## CPUSystem
module CPUSystem(Clock, Reset, T, Mem_Address, Mem_WData, Mem_RData, Mem_Read, Mem_Write);
Size in the first run: roughly 3600 cells after synthesis, ~44 I/O pins, ~0.024 mm^2 of cells after synthesis.
clock: 14.4 ns
lec_check: 0
cap_margin: 20
core_margin: 2
core_utilization: 72
cts_cluster_diameter: 47
cts_cluster_size: 31
place_density: 0.64
setup_slack_margin: 2.67
slew_margin: 20
run.sh (not shown) runs the stock make flow with config.mk's settings and CLKGATE_MAP_FILE=.
==> next run, changes <==
ABC_AREA = 1   (was unset)
CTS_CLUSTER_DIAMETER = 46   (was 47)
PLACE_DENSITY = 0.35   (was 0.64)
SETUP_SLACK_MARGIN = -0.72   (was 2.67)
clock period = 10.6 ns   (was 14.4 ns; I/O delays follow)
Routed wire length falls by 0.94%.
Total power rises by 110%.
Worst hold slack improves by 0.0094 ns.
Global-route usage falls by 0.20 points.
Synthesized area falls by 0.34%.
Final area rises by 2.3%.
Via count rises by 4.9%.
==> next run, changes <==
ABC_AREA = unset   (was 1)
CORE_UTILIZATION = 40   (was 72)
CTS_CLUSTER_DIAMETER = unset   (was 46)
CTS_CLUSTER_SIZE = unset   (was 31)
PLACE_DENSITY = unset   (was 0.35)
SETUP_SLACK_MARGIN = unset   (was -0.72)
clock period = 12.0 ns   (was 10.6 ns; I/O delays follow)
Effect:
- The new run completed with no timing, DRC or antenna violations
- wire length goes up by 3.8%
- power goes down by 45%
- final area goes down by 0.88%
- hold slack is worse by 0.0045 ns
- worst setup slack is better by 0.41 ns

========
CPUSystem again, from the RTL that the note above started with.
Settings: LEC_CHECK=0, CAP_MARGIN=40, CELL_PAD_IN_SITES_GLOBAL_PLACEMENT=1, CORE_MARGIN=7, CORE_UTILIZATION=40, CTS_CLUSTER_DIAMETER=280, GPL_ROUTABILITY_DRIVEN=0, GPL_TIMING_DRIVEN=0, SLEW_MARGIN=40; clock period 11.7 ns.
Change:
Settings changed: CAP_MARGIN 40 to 20, CELL_PAD_IN_SITES_GLOBAL_PLACEMENT 1 to unset, CORE_MARGIN 7 to 2, CORE_UTILIZATION 40 to 60, CTS_CLUSTER_DIAMETER 280 to unset, GPL_ROUTABILITY_DRIVEN 0 to unset, GPL_TIMING_DRIVEN 0 to unset, SLEW_MARGIN 40 to 20.
Clock period 11.7 ns to 8.38 ns, I/O delays scaled along.
Combinational power grows by about a fifth.
Clock skew goes down by 0.0053 ns.
Count of clock-buffer cells in the layout fell by 5.
Clock power goes up by a quarter to a third.
Non-clock buffer count goes down by 303.
Final area decreases by a few percent.
Synthesized cell count does not change.
Power rises by a quarter to a third.
Change:
Settings changed: CORE_UTILIZATION 60 to 37.
Clock period 8.38 ns to 9.2 ns, I/O delays scaled along.
Power fell by 8.1%.
Die size went up by 61%.
Wire length rises by 1.4%.
Change:
Settings changed: CORE_MARGIN 2 to 4, CORE_UTILIZATION 37 to 40, SLEW_MARGIN 20 to 40.
Clock period 9.2 ns to 11.7 ns, I/O delays scaled along.
Register-to-register slack gets better by 2.7 ns; hold slack gets better by 0.0056 ns; synthesized cell count does not change; design area is about the same; cell count came out lower by 1.9%; critical path depth is unchanged.

========
Starting RTL as in the previous note.
==> flow/design.v (excerpt) <==
module CPUSystem(Clock, Reset, T, Mem_Address, Mem_WData, Mem_RData, Mem_Read, Mem_Write);
make LEC_CHECK=0 ABC_AREA=1 CAP_MARGIN=40 CELL_PAD_IN_SITES_DETAIL_PLACEMENT=1 CORE_MARGIN=2 CORE_UTILIZATION=41 MAX_ROUTING_LAYER=met4 PLACE_DENSITY_LB_ADDON=0.09 SLEW_MARGIN=20 finish   # period 12.0 ns
Next try:
CAP_MARGIN = 20   (was 40)
CELL_PAD_IN_SITES_DETAIL_PLACEMENT = default   (was 1)
CORE_UTILIZATION = 72   (was 41)
MAX_ROUTING_LAYER = default   (was met4)
PLACE_DENSITY_LB_ADDON = 0.19   (was 0.09)
clock period = 5.37 ns   (was 12.0 ns; I/O delays follow)
This time the run finished but failed the layout checks on negative setup slack.
Setup slack got worse by 3800 ps.
Clock power climbs by about 100%.
Power grows by 130%.
Wire length came out lower by about 18%.
Sequential power rose by 120%.
Design area went up by 3.3%.
Final cell count falls by 4.5%.
Count of clock-buffer cells in the layout came out lower by 12.
Next try:
ABC_AREA = default   (was 1)
CORE_UTILIZATION = 40   (was 72)
PLACE_DENSITY_LB_ADDON = default   (was 0.19)
clock period = 16.5 ns   (was 5.37 ns; I/O delays follow)
Effect: The new run ran to the end with no violations; register-to-register slack gains 8500 ps; final area came out lower by 6.2%; routed wire length came out higher by 2.8%.
Next try:
CORE_UTILIZATION = 72   (was 40)
CTS_CLUSTER_DIAMETER = 46   (was default)
CTS_CLUSTER_SIZE = 31   (was default)
SETUP_SLACK_MARGIN = -0.72   (was default)
clock period = 11.6 ns   (was 16.5 ns; I/O delays follow)
Power came out higher by well over a third.
Cell area went down slightly.
Critical path depth does not change.
Routed wire length drops by a few percent.
Clock-buffer cell count is unchanged.
Non-clock buffer count shrinks by 8.
Die area went down by well over a third.
Combinational power rises by well over a third.
First-iteration DRC count grows by well over a third.
Via count came out higher by a little under a tenth.
Register-to-register slack is worse by 4600 ps.
Next try:
ABC_AREA = 1   (was default)
CTS_CLUSTER_DIAMETER = 172   (was 46)
CTS_CLUSTER_SIZE = 100   (was 31)
SETUP_SLACK_MARGIN = default   (was -0.72)
clock period = 4.31 ns   (was 11.6 ns; I/O delays follow)
What happened: The new run ended with an error in global routing (5_1_grt); area after synthesis shrinks by 0.34%; die size shrinks by 0.33%; synthesized cell count grows by 20%.

========
run 1:
Starting RTL as in the previous note.
export LEC_CHECK = 0
export ABC_AREA = 1
export CAP_MARGIN = 15
export CELL_PAD_IN_SITES_DETAIL_PLACEMENT = 0
export CELL_PAD_IN_SITES_GLOBAL_PLACEMENT = 3
export CORE_ASPECT_RATIO = 0.82
export CORE_MARGIN = 2
export CORE_UTILIZATION = 30
export GPL_ROUTABILITY_DRIVEN = 1
export MAX_ROUTING_LAYER = met5
export MIN_ROUTING_LAYER = met2
export PLACE_DENSITY_LB_ADDON = 0.24
export SETUP_SLACK_MARGIN = -0.87
export SLEW_MARGIN = 10
export TNS_END_PERCENT = 80
create_clock -name core_clock -period 11.0 [get_ports {Clock}]
Run 1: full flow OK, the timing, DRC and antenna checks passed
Input-level comparison between run 2 and run 1:
- GPL_ROUTABILITY_DRIVEN removed (was 1)
- CAP_MARGIN changed from 15 to 20
- TNS_END_PERCENT removed (was 80)
- CORE_UTILIZATION changed from 30 to 72
- MIN_ROUTING_LAYER removed (was met2)
- SLEW_MARGIN changed from 10 to 20
- CELL_PAD_IN_SITES_GLOBAL_PLACEMENT removed (was 3)
- PLACE_DENSITY_LB_ADDON changed from 0.24 to 0.19
- CELL_PAD_IN_SITES_DETAIL_PLACEMENT removed (was 0)
- SETUP_SLACK_MARGIN removed (was -0.87)
- MAX_ROUTING_LAYER removed (was met5)
- CORE_ASPECT_RATIO removed (was 0.82)
- the clock period (ns, I/O delays scaled along) changed from 11.0 to 5.32
--- outcome ---
- Run 2: all stages done; final checks FAILED (setup timing).
- From run 1 to run 2 the numbers moved as follows: average wire per standard cell lost 3.2 µm, global-route met3 utilization now sits lower, met2 wire length fell about 30%.
- Vias: run 2 fewer than run 1
- In run 2, the global-route usage came out 5.6 points above the value in run 1.
- Run 2: actual slew at the worst max-slew pin lower than run 1
- From run 1 to run 2 the numbers moved as follows: layout buffering overhead excluding clock cells moved up, sequential standard cell area moved up, total of clock buffers placed in the layout moved down.
- Of run 2 and run 1, it is run 2 that has the higher final cycle utilization of the critical path.
- For run 1, the destination of the critical timing path was Mem_WData[6], unlike run 2, where it was Mem_WData[3].
- Run 1 has higher count of inserted tapcells than run 2.
[inputs] run 3 vs run 2
- ABC_AREA removed (was 1)
- PLACE_DENSITY_LB_ADDON removed (was 0.19)
- CORE_UTILIZATION changed from 72 to 57
- SETUP_SLACK_MARGIN newly set to 2.67
- the clock period (ns, I/O delays scaled along) changed from 5.32 to 9.34
==> results <==
Against run 2, run 3 comes in 82% lower on number of logic inverters in the finished layout. [run 3] power share of the clock group rose 10 points relative to run 2. Compared with run 2, storage element area in run 3 increased slightly. Run 3 against run 2: first-pass GRT wire length has increased, post-route fraction of the period consumed by the critical path shows a reduction of 42 points. NOTE: part of the power in registers in run 3 exceeds that of run 2. Comparing run 2 and run 3, the higher fraction of area in non-clock buffers is on run 2. On global routing usage summed across all routing layers: between run 2 and run 3, it ends up higher for run 2. Run 3: PASS, flow complete, no timing, DRC or antenna violations. Row total chip power: run 3 lower / run 2 higher. Run 3 ends up with a synthesized cell count that is 700 lower than in run 2. Run 3 ended with less total wirelength of the detailed-routed design than run 2.

========
Starting RTL as in the previous note.
clock: 4.81 ns
lec_check: 0
abc_area: 1
cap_margin: 0
core_margin: 2
core_utilization: 72
cts_cluster_diameter: 172
cts_cluster_size: 10
setup_slack_margin: 0.52
slew_margin: 20
The baseline never finished: it broke off in 5_1_grt on GRT-0232.
==> next run, changes <==
Settings changed: ABC_AREA 1 to default, CAP_MARGIN 0 to 20, CTS_CLUSTER_DIAMETER 172 to default, CTS_CLUSTER_SIZE 10 to default, SETUP_SLACK_MARGIN 0.52 to default.
Clock period 4.81 ns to 6.17 ns, I/O delays scaled along.
This time the run finished with setup timing left.
Die area goes up slightly.
Synthesized area goes up slightly.
Synthesized cell count goes down by about a fifth.
==> next run, changes <==
Settings changed: ABC_AREA from default to 1, CORE_UTILIZATION 72 to 41, PLACE_DENSITY_LB_ADDON from default to 0.09.
Clock period 6.17 ns to 12.0 ns, I/O delays scaled along.
With this change the flow produced a clean layout.
Routed wire length goes up by about 14%.
Worst setup slack gets better by 3.9 ns.
Cell area decreases by about 1.4%.
Final cell count rose by about 28%.
Clock skew decreases by 0.013 ns.
Register-to-register slack improves by 5.7 ns.
Sequential power drops by 41%.
==> next run, changes <==
Settings changed: ABC_AREA 1 to default, CORE_UTILIZATION 41 to 40, PLACE_DENSITY_LB_ADDON 0.09 to default.
Clock period 12.0 ns to 9.2 ns, I/O delays scaled along.
Core utilization fell by 1.7 points.
Final area drops slightly.
Wire length fell by roughly a tenth.
Register-to-register slack degrades by 3.7 ns.
Hold slack got worse by 0.0061 ns.
Global-route usage is lower by 4.8 points.
Total power went down by about a fifth.
Clock-buffer cell count goes down by 7.
No activity file was given, so power comes from the tool's default toggle rates.
